==> inputs of run a <==
Design figan_upconv, start of the top module:
module figan_upconv #(
    parameter DATA_WIDTH = 16
)(
    input  wire clk,
    input  wire rst_n,
    input  wire valid_in,
    input  wire signed [DATA_WIDTH-1:0] data_in,
    output wire ready_out,
    output wire valid_out,
    output wire signed [DATA_WIDTH-1:0] data_out
);
clock: 13.0 ns
lec_check: 0
abc_area: 0
cap_margin: 0
cell_pad_in_sites_detail_placement: 1
cell_pad_in_sites_global_placement: 1
core_margin: 2
core_utilization: 27
gpl_routability_driven: 0
hold_slack_margin: 0.17
min_routing_layer: met2
setup_slack_margin: -0.78
slew_margin: 15
run.sh (not shown) runs the stock make flow with config.mk's settings and CLKGATE_MAP_FILE=.
==> run b: changes against run a <==
==> flow/config.mk (replaced) <==
export PLATFORM = sky130hd
export DESIGN_NAME = figan_upconv
export DESIGN_NICKNAME = figan_upconv
export VERILOG_FILES = /design/flow/design.v
export SDC_FILE = /design/flow/constraint.sdc
export NUM_CORES = 4
export LEC_CHECK = 0
export CAP_MARGIN = 0
export CELL_PAD_IN_SITES_DETAIL_PLACEMENT = 1
export CORE_MARGIN = 2
export CORE_UTILIZATION = 40
export GPL_ROUTABILITY_DRIVEN = 0
export HOLD_SLACK_MARGIN = 0.17
export MIN_ROUTING_LAYER = met2
export SETUP_SLACK_MARGIN = 1.75
export SLEW_MARGIN = 20
==> results <==
quantity	run b	run a
CP Data Arrival Time	11.53 ns	11.63 ns
Combinational fraction of the cell area	0.473	0.462
Height of the die	527 µm	641 µm
Count of routing violations after the opening detailed-route iteration	11958	7341
Number of filler instances in the final layout	31330	46479
Peak clock frequency supported by timing	92.8 MHz	92.3 MHz
Net count, final	13623	13634
Depth of the most critical reg-to-reg path	34	39
Via count of the first global-routing pass	124844	124106
Share of the core filled with cells	0.441	0.305
Pin count of the biggest net entering global routing	227	206
Slew at the pin closest to its max-slew limit	1.15 ns	1.31 ns
Clock skew	0.0970 ns	0.158 ns
Result of the run	finished clean	finished clean
Average vias per placed instance	6.77	5.93
Worst Setup Slack, final	2.23 ns	2.17 ns
Clock power share	0.516	0.528
Logic cell area	56900 µm²	56900 µm²
Count of placed standard cells in the final layout, fillers left out	15581	17406
Logic power comb	0.000126 W	0.000130 W
Core Region	273000 µm²	403000 µm²
Fraction of power spent switching nets	0.224	0.227
Number of rows created at floorplan	192	233
Seq/total area	0.374	0.366
Slack of the worst reg-to-reg path	2.23 ns	2.17 ns
CP max stage cell	sky130_fd_sc_hd__xor2_1	sky130_fd_sc_hd__a311oi_1
Global-route wire length before repair	443000 µm	436000 µm

---

==> run C: inputs <==
==> flow/design.v <==
module qmult #(
    parameter N = 16,
    parameter Q = 10
)(
    input signed [N-1:0] a,
    input signed [N-1:0] b,
    output signed [N-1:0] out
);
    wire signed [2*N-1:0] temp;
    assign temp = a * b;
    assign out = temp[Q+N-1 : Q]; 
endmodule
module leaky_relu_layer #(
    parameter DATA_WIDTH = 16
)(
    input  wire clk,
    input  wire rst_n,
    input  wire valid_in,
    input  wire signed [DATA_WIDTH-1:0] data_in,
    output reg  valid_out,
    output reg  signed [DATA_WIDTH-1:0] data_out
);
    wire signed [DATA_WIDTH-1:0] val_shift_3;
    wire signed [DATA_WIDTH-1:0] val_shift_4;
    wire signed [DATA_WIDTH-1:0] val_shift_6;
    wire signed [DATA_WIDTH-1:0] neg_result;
    assign val_shift_3 = data_in >>> 3;  
    assign val_shift_4 = data_in >>> 4;  
    assign val_shift_6 = data_in >>> 6;  
    assign neg_result = val_shift_3 + val_shift_4 + val_shift_6;
    always @(posedge clk or negedge rst_n) begin
        if (!rst_n) begin
            valid_out <= 0;
            data_out  <= 0;
        end 
        else if (valid_in) begin
            valid_out <= 1;
            if (data_in >= 0) begin
                data_out <= data_in;
            end else begin
                data_out <= neg_result;
            end
        end 
        else begin
            valid_out <= 0;
        end
    end
endmodule
module upsample_layer_2d #(
    parameter IN_WIDTH   = 14, 
    parameter DATA_WIDTH = 16
)(
    input  wire clk, rst_n,
    input  wire valid_in,
    input  wire signed [DATA_WIDTH-1:0] data_in,
    output wire ready_in, 
    input  wire ready_out, 
    output reg  valid_out,
    output reg  signed [DATA_WIDTH-1:0] data_out
);
    localparam OUT_WIDTH = IN_WIDTH * 2;
    localparam S_READ_PIXEL  = 0;
    localparam S_EMIT_H_ZERO = 1; 
    localparam S_EMIT_V_ROW  = 2;
    reg [1:0] state;
    reg [15:0] col_cnt; 
    reg [15:0] row_cnt; 
    assign ready_in = (state == S_READ_PIXEL) && ready_out && (!valid_out || ready_out);
    always @(posedge clk or negedge rst_n) begin
        if (!rst_n) begin
            state <= S_READ_PIXEL;
            valid_out <= 0; data_out <= 0;
            col_cnt <= 0; row_cnt <= 0;
        end else begin
            if (valid_out && !ready_out) begin
                valid_out <= 1; 
            end else begin
                valid_out <= 0;  
                case (state)
                    S_READ_PIXEL: begin
                        if (valid_in && ready_out) begin
                            valid_out <= 1;
                            data_out  <= data_in;
                            state     <= S_EMIT_H_ZERO;
                        end
                    end
                    S_EMIT_H_ZERO: begin
                        if (ready_out) begin 
                            valid_out <= 1;
                            data_out  <= 0;
                            if (col_cnt == IN_WIDTH - 1) begin
                                col_cnt <= 0;
                                state   <= S_EMIT_V_ROW;
                            end else begin
                                col_cnt <= col_cnt + 1;
                                state   <= S_READ_PIXEL;
                            end
                        end
                    end
                    S_EMIT_V_ROW: begin
                        if (ready_out) begin
                            valid_out <= 1;
                            data_out  <= 0;
                            if (row_cnt == OUT_WIDTH - 1) begin
                                row_cnt <= 0;
                                state   <= S_READ_PIXEL;
                            end else begin
                                row_cnt <= row_cnt + 1;
                            end
                        end
                    end
                endcase
            end
        end
    end
endmodule
module zero_pad_layer #(
    parameter DATA_WIDTH = 16,
    parameter IMG_WIDTH  = 14,    
    parameter IMG_HEIGHT = 14,    
    parameter PAD_TOP    = 1,
    parameter PAD_BOTTOM = 2,
    parameter PAD_LEFT   = 1,
    parameter PAD_RIGHT  = 2
)(
    input  wire clk, rst_n,
    input  wire valid_in,
    input  wire signed [DATA_WIDTH-1:0] data_in,
    output wire ready_in,
    input  wire ready_out,
    output reg  valid_out,
    output reg  signed [DATA_WIDTH-1:0] data_out
);
    localparam TOTAL_WIDTH  = PAD_LEFT + IMG_WIDTH + PAD_RIGHT;
    localparam TOTAL_HEIGHT = PAD_TOP + IMG_HEIGHT + PAD_BOTTOM;
    reg [15:0] out_x;
    reg [15:0] out_y;
    reg frame_done; 
    reg [11:0] flush_cnt; 
    localparam FLUSH_CYCLES = 1024; 
    wire region_active_x = (out_x >= PAD_LEFT) && (out_x < PAD_LEFT + IMG_WIDTH);
    wire region_active_y = (out_y >= PAD_TOP)  && (out_y < PAD_TOP + IMG_HEIGHT);
    wire inside_content  = region_active_x && region_active_y;
    always @(*) begin
        if (frame_done) begin
            valid_out = 1'b0;
            data_out  = 0;
        end 
        else if (inside_content) begin
            valid_out = valid_in;
            data_out  = data_in;
        end else begin
            valid_out = 1'b1; 
            data_out  = {DATA_WIDTH{1'b0}};
        end
    end
    assign ready_in = !frame_done && (flush_cnt == 0) && inside_content && ready_out;
    wire fire_out = valid_out && ready_out;
    always @(posedge clk or negedge rst_n) begin
        if (!rst_n) begin
            out_x <= 0; out_y <= 0; frame_done <= 0; flush_cnt <= 0;
        end else begin
            if (flush_cnt > 0) begin
                if (fire_out) begin
                    if (flush_cnt == FLUSH_CYCLES) frame_done <= 1;
                    else flush_cnt <= flush_cnt + 1;
                end
            end
            else if (fire_out) begin
                if (out_x == TOTAL_WIDTH - 1) begin
                    out_x <= 0;
                    if (out_y == TOTAL_HEIGHT - 1) flush_cnt <= 1; 
                    else out_y <= out_y + 1;
                end else out_x <= out_x + 1;
            end
        end
    end
endmodule
module conv2d_4x4_layer #(
    parameter IMG_WIDTH  = 16,
    parameter DATA_WIDTH = 16
)(
    input  wire clk,
    input  wire rst_n,
    input  wire valid_in,
    input  wire signed [DATA_WIDTH-1:0] data_in,
    input  wire signed [DATA_WIDTH-1:0] w0, w1, w2, w3,
    input  wire signed [DATA_WIDTH-1:0] w4, w5, w6, w7,
    input  wire signed [DATA_WIDTH-1:0] w8, w9, w10, w11,
    input  wire signed [DATA_WIDTH-1:0] w12, w13, w14, w15,
    input  wire signed [DATA_WIDTH-1:0] bias,
    output reg  valid_out,
    output reg  signed [DATA_WIDTH-1:0] data_out
);
    reg signed [DATA_WIDTH-1:0] line_buff_0 [0:IMG_WIDTH-1];
    reg signed [DATA_WIDTH-1:0] line_buff_1 [0:IMG_WIDTH-1];
    reg signed [DATA_WIDTH-1:0] line_buff_2 [0:IMG_WIDTH-1];
    reg signed [DATA_WIDTH-1:0] win [0:15]; 
    wire signed [DATA_WIDTH-1:0] p[0:15]; 
    wire signed [DATA_WIDTH-1:0] sum;
    reg [9:0] x_cnt, y_cnt;
    integer i;
    qmult m0 (win[15], w0,  p[0]);
    qmult m1 (win[14], w1,  p[1]);
    qmult m2 (win[13], w2,  p[2]);
    qmult m3 (win[12], w3,  p[3]);
    qmult m4 (win[11], w4,  p[4]);
    qmult m5 (win[10], w5,  p[5]);
    qmult m6 (win[9],  w6,  p[6]);
    qmult m7 (win[8],  w7,  p[7]);
    qmult m8 (win[7],  w8,  p[8]);
    qmult m9 (win[6],  w9,  p[9]);
    qmult m10(win[5],  w10, p[10]);
    qmult m11(win[4],  w11, p[11]);
    qmult m12(win[3],  w12, p[12]);
    qmult m13(win[2],  w13, p[13]);
    qmult m14(win[1],  w14, p[14]);
    qmult m15(win[0],  w15, p[15]);
    assign sum = p[0] + p[1] + p[2] + p[3] + 
                 p[4] + p[5] + p[6] + p[7] + 
                 p[8] + p[9] + p[10] + p[11] +
                 p[12] + p[13] + p[14] + p[15] + bias;
    reg valid_req;
    always @(posedge clk or negedge rst_n) begin
        if (!rst_n) begin
            valid_req <= 0;
            valid_out <= 0;
            data_out  <= 0;
            x_cnt <= 0;
            y_cnt <= 0;
            for (i = 0; i < IMG_WIDTH; i = i + 1) begin
                line_buff_0[i] <= 0;
                line_buff_1[i] <= 0;
                line_buff_2[i] <= 0;
            end
            for (i = 0; i < 16; i = i + 1) begin
                win[i] <= 0;
            end
        end 
        else if (valid_in) begin
            line_buff_0[0] <= data_in;
            line_buff_1[0] <= line_buff_0[IMG_WIDTH-1];
            line_buff_2[0] <= line_buff_1[IMG_WIDTH-1];
            for (i = 1; i < IMG_WIDTH; i = i + 1) begin
                line_buff_0[i] <= line_buff_0[i-1];
                line_buff_1[i] <= line_buff_1[i-1];
                line_buff_2[i] <= line_buff_2[i-1];
            end
            win[0] <= data_in; 
            win[1] <= win[0]; win[2] <= win[1]; win[3] <= win[2];
            win[4] <= line_buff_0[IMG_WIDTH-1];
            win[5] <= win[4]; win[6] <= win[5]; win[7] <= win[6];
            win[8] <= line_buff_1[IMG_WIDTH-1];
            win[9] <= win[8]; win[10] <= win[9]; win[11] <= win[10];
            win[12] <= line_buff_2[IMG_WIDTH-1];
            win[13] <= win[12]; win[14] <= win[13]; win[15] <= win[14];
            if (x_cnt == IMG_WIDTH-1) begin
                x_cnt <= 0;
                y_cnt <= y_cnt + 1;
            end else begin
                x_cnt <= x_cnt + 1;
            end
            if (y_cnt >= 3 && x_cnt >= 3) 
                valid_req <= 1;
            else
                valid_req <= 0;
            valid_out <= valid_req;
            data_out  <= sum;
        end
        else begin
            valid_out <= valid_req;
            data_out  <= sum;
            valid_req <= 0;
        end
    end
endmodule
module trans_conv2d_padded_layer #(
    parameter IN_WIDTH   = 7,
    parameter DATA_WIDTH = 16,
    parameter PAD_TOP    = 1,
    parameter PAD_BOTTOM = 2,
    parameter PAD_LEFT   = 1,
    parameter PAD_RIGHT  = 2
)(
    input  wire clk, rst_n,
    input  wire valid_in,
    input  wire signed [DATA_WIDTH-1:0] data_in,
    output wire ready_out, 
    input  wire signed [DATA_WIDTH-1:0] w0,w1,w2,w3,w4,w5,w6,w7,
    input  wire signed [DATA_WIDTH-1:0] w8,w9,w10,w11,w12,w13,w14,w15,
    input  wire signed [DATA_WIDTH-1:0] bias,
    output wire valid_out,
    output wire signed [DATA_WIDTH-1:0] data_out
);
    wire up_valid, up_ready;
    wire signed [DATA_WIDTH-1:0] up_data;
    upsample_layer_2d #(
        .IN_WIDTH(IN_WIDTH), 
        .DATA_WIDTH(DATA_WIDTH)
    ) upsample_inst (
        .clk(clk), .rst_n(rst_n),
        .valid_in(valid_in), .data_in(data_in), .ready_in(ready_out),
        .ready_out(up_ready), .valid_out(up_valid), .data_out(up_data)
    );
    wire pad_valid, pad_ready;
    wire signed [DATA_WIDTH-1:0] pad_data;
    zero_pad_layer #(
        .DATA_WIDTH(DATA_WIDTH),
        .IMG_WIDTH(IN_WIDTH * 2),    
        .IMG_HEIGHT(IN_WIDTH * 2),   
        .PAD_TOP(PAD_TOP), .PAD_BOTTOM(PAD_BOTTOM),
        .PAD_LEFT(PAD_LEFT), .PAD_RIGHT(PAD_RIGHT)
    ) pad_inst (
        .clk(clk), .rst_n(rst_n),
        .valid_in(up_valid), .data_in(up_data), .ready_in(up_ready),
        .ready_out(pad_ready), .valid_out(pad_valid), .data_out(pad_data)
    );
    localparam CONV_IN_WIDTH = (IN_WIDTH * 2) + PAD_LEFT + PAD_RIGHT;
    conv2d_4x4_layer #(
        .IMG_WIDTH(CONV_IN_WIDTH), 
        .DATA_WIDTH(DATA_WIDTH)
    ) conv_inst (
        .clk(clk), .rst_n(rst_n),
        .valid_in(pad_valid), .data_in(pad_data), 
        .w0(w0), .w1(w1), .w2(w2), .w3(w3), .w4(w4), .w5(w5), .w6(w6), .w7(w7),
        .w8(w8), .w9(w9), .w10(w10), .w11(w11), .w12(w12), .w13(w13), .w14(w14), .w15(w15),
        .bias(bias),
        .valid_out(valid_out), .data_out(data_out)
    );
    assign pad_ready = 1'b1; 
endmodule
module w_dec2 #(parameter DATA_WIDTH=16)(
    output wire signed [DATA_WIDTH-1:0] w0, output wire signed [DATA_WIDTH-1:0] w1, output wire signed [DATA_WIDTH-1:0] w2, output wire signed [DATA_WIDTH-1:0] w3, output wire signed [DATA_WIDTH-1:0] w4, output wire signed [DATA_WIDTH-1:0] w5, output wire signed [DATA_WIDTH-1:0] w6, output wire signed [DATA_WIDTH-1:0] w7, output wire signed [DATA_WIDTH-1:0] w8, output wire signed [DATA_WIDTH-1:0] w9, output wire signed [DATA_WIDTH-1:0] w10, output wire signed [DATA_WIDTH-1:0] w11, output wire signed [DATA_WIDTH-1:0] w12, output wire signed [DATA_WIDTH-1:0] w13, output wire signed [DATA_WIDTH-1:0] w14, output wire signed [DATA_WIDTH-1:0] w15, output wire signed [DATA_WIDTH-1:0] bias
);
    assign w0 = 16'h0114;  
    assign w1 = 16'h0108;  
    assign w2 = 16'h00ee;  
    assign w3 = 16'h00fa;  
    assign w4 = 16'h00e9;  
    assign w5 = 16'h00dd;  
    assign w6 = 16'h00cf;  
    assign w7 = 16'h00d9;  
    assign w8 = 16'h00ed;  
    assign w9 = 16'h00d6;  
    assign w10 = 16'h00e7;  
    assign w11 = 16'h00f3;  
    assign w12 = 16'h010e;  
    assign w13 = 16'h00fa;  
    assign w14 = 16'h0104;  
    assign w15 = 16'h0106;  
    assign bias = 16'h0001;  
endmodule
module figan_upconv #(
    parameter DATA_WIDTH = 16
)(
    input  wire clk,
    input  wire rst_n,
    input  wire valid_in,
    input  wire signed [DATA_WIDTH-1:0] data_in,
    output wire ready_out,
    output wire valid_out,
    output wire signed [DATA_WIDTH-1:0] data_out
);
    wire signed [DATA_WIDTH-1:0] w_d2 [0:15]; wire signed [DATA_WIDTH-1:0] b_d2;
    w_dec2 w_d2_inst (.w0(w_d2[0]), .w1(w_d2[1]), .w2(w_d2[2]), .w3(w_d2[3]), .w4(w_d2[4]), .w5(w_d2[5]), .w6(w_d2[6]), .w7(w_d2[7]), .w8(w_d2[8]), .w9(w_d2[9]), .w10(w_d2[10]), .w11(w_d2[11]), .w12(w_d2[12]), .w13(w_d2[13]), .w14(w_d2[14]), .w15(w_d2[15]), .bias(b_d2));
    wire val_d2; wire signed [DATA_WIDTH-1:0] dat_d2;
    trans_conv2d_padded_layer #(
        .IN_WIDTH(14), .DATA_WIDTH(DATA_WIDTH),
        .PAD_TOP(2), .PAD_BOTTOM(3),
        .PAD_LEFT(2), .PAD_RIGHT(3)
    ) dec2 (
        .clk(clk), .rst_n(rst_n), .valid_in(valid_in), .data_in(data_in), .ready_out(ready_out),
        .w0(w_d2[0]), .w1(w_d2[1]), .w2(w_d2[2]), .w3(w_d2[3]), .w4(w_d2[4]), .w5(w_d2[5]), .w6(w_d2[6]), .w7(w_d2[7]), .w8(w_d2[8]), .w9(w_d2[9]), .w10(w_d2[10]), .w11(w_d2[11]), .w12(w_d2[12]), .w13(w_d2[13]), .w14(w_d2[14]), .w15(w_d2[15]), .bias(b_d2), .valid_out(val_d2), .data_out(dat_d2)
    );
    leaky_relu_layer #(.DATA_WIDTH(DATA_WIDTH)) act_d2 (.clk(clk), .rst_n(rst_n), .valid_in(val_d2), .data_in(dat_d2), .valid_out(valid_out), .data_out(data_out));
endmodule
==> flow/run.sh <==
#!/bin/bash
# the make line also repeats each setting of config.mk as NAME=value (left out here)
make -C /OpenROAD-flow-scripts/flow DESIGN_CONFIG=/design/flow/config.mk WORK_HOME=/design/flow/orfs CLKGATE_MAP_FILE= finish
==> flow/config.mk <==
export PLATFORM = sky130hd
export DESIGN_NAME = figan_upconv
export DESIGN_NICKNAME = figan_upconv
export VERILOG_FILES = /design/flow/design.v
export SDC_FILE = /design/flow/constraint.sdc
export NUM_CORES = 4
export LEC_CHECK = 0
export CAP_MARGIN = 20
export CORE_MARGIN = 2
export CORE_UTILIZATION = 70
export CTS_CLUSTER_SIZE = 33
export SETUP_SLACK_MARGIN = 1.74
export SLEW_MARGIN = 20
==> flow/constraint.sdc <==
create_clock -name core_clock -period 7.51 [get_ports {clk}]
set_input_delay 1.5020 -clock core_clock [delete_from_list [all_inputs] [get_ports {clk}]]
set_output_delay 1.5020 -clock core_clock [all_outputs]
set_load 0.01 [all_outputs]
==> run G: changes against run C <==
- CORE_UTILIZATION: 70 -> 40
- CTS_CLUSTER_SIZE: 33 -> default
- SETUP_SLACK_MARGIN: 1.74 -> default
==> flow/constraint.sdc (replaced) <==
create_clock -name core_clock -period 10.9 [get_ports {clk}]
set_input_delay 2.1800 -clock core_clock [delete_from_list [all_inputs] [get_ports {clk}]]
set_output_delay 2.1800 -clock core_clock [all_outputs]
set_load 0.01 [all_outputs]
==> results <==
metric                                                          run C                      run G
Crit. path cell count                                              37                         39
Tap Count                                                       2,058                      3,589
Critical path origin                        dec2.conv_inst.win[12][3]   dec2.conv_inst.win[5][3]
Warning total across the stage logs                               158                        128
Power per standard cell area                               151 nW/µm²                 115 nW/µm²
Post-route cell area                                      127,000 µm²                120,000 µm²
R2r startpoint                              dec2.conv_inst.win[12][3]   dec2.conv_inst.win[5][3]
Net Sw Frac                                                     21.8%                      21.5%
Clock network fraction of design power                          48.4%                      50.5%
Reported net switching power                                  4180 µW                    2960 µW
TNS Setup                                                   -20.18 ns                       0 ns
Met2 usage in global routing                                    54.2%                      26.5%
Top Consumer                                                registers                      clock
Worst clock skew on the final layout                        0.0742 ns                  0.0598 ns
Result of the run                          complete, but fails checks             finished clean
Layout check failures                            negative setup slack                          -
Seq pwr                                                       9700 µW                    6680 µW
Clock buffers created by TritonCTS                                178                        207
Number of global-route vias before repair                      84,100                     73,700
Initial antenna violation count                                     3                          2
Gates resized, CTS repair                                          63                          0
Critical-path top delay cell                    sky130_fd_sc_hd__fa_1  sky130_fd_sc_hd__a311oi_1
Routed met1 length                                         109,000 µm                 115,000 µm
Final setup fails                                                  14                          0
Drt pass-1 iters                                                    6                          5
Utilization after layout                                        81.6%                      44.0%
Clock buffer count                                                246                        273
Sequential Power Share                                          50.5%                      48.5%
Power is estimated from default activity; no workload was simulated.
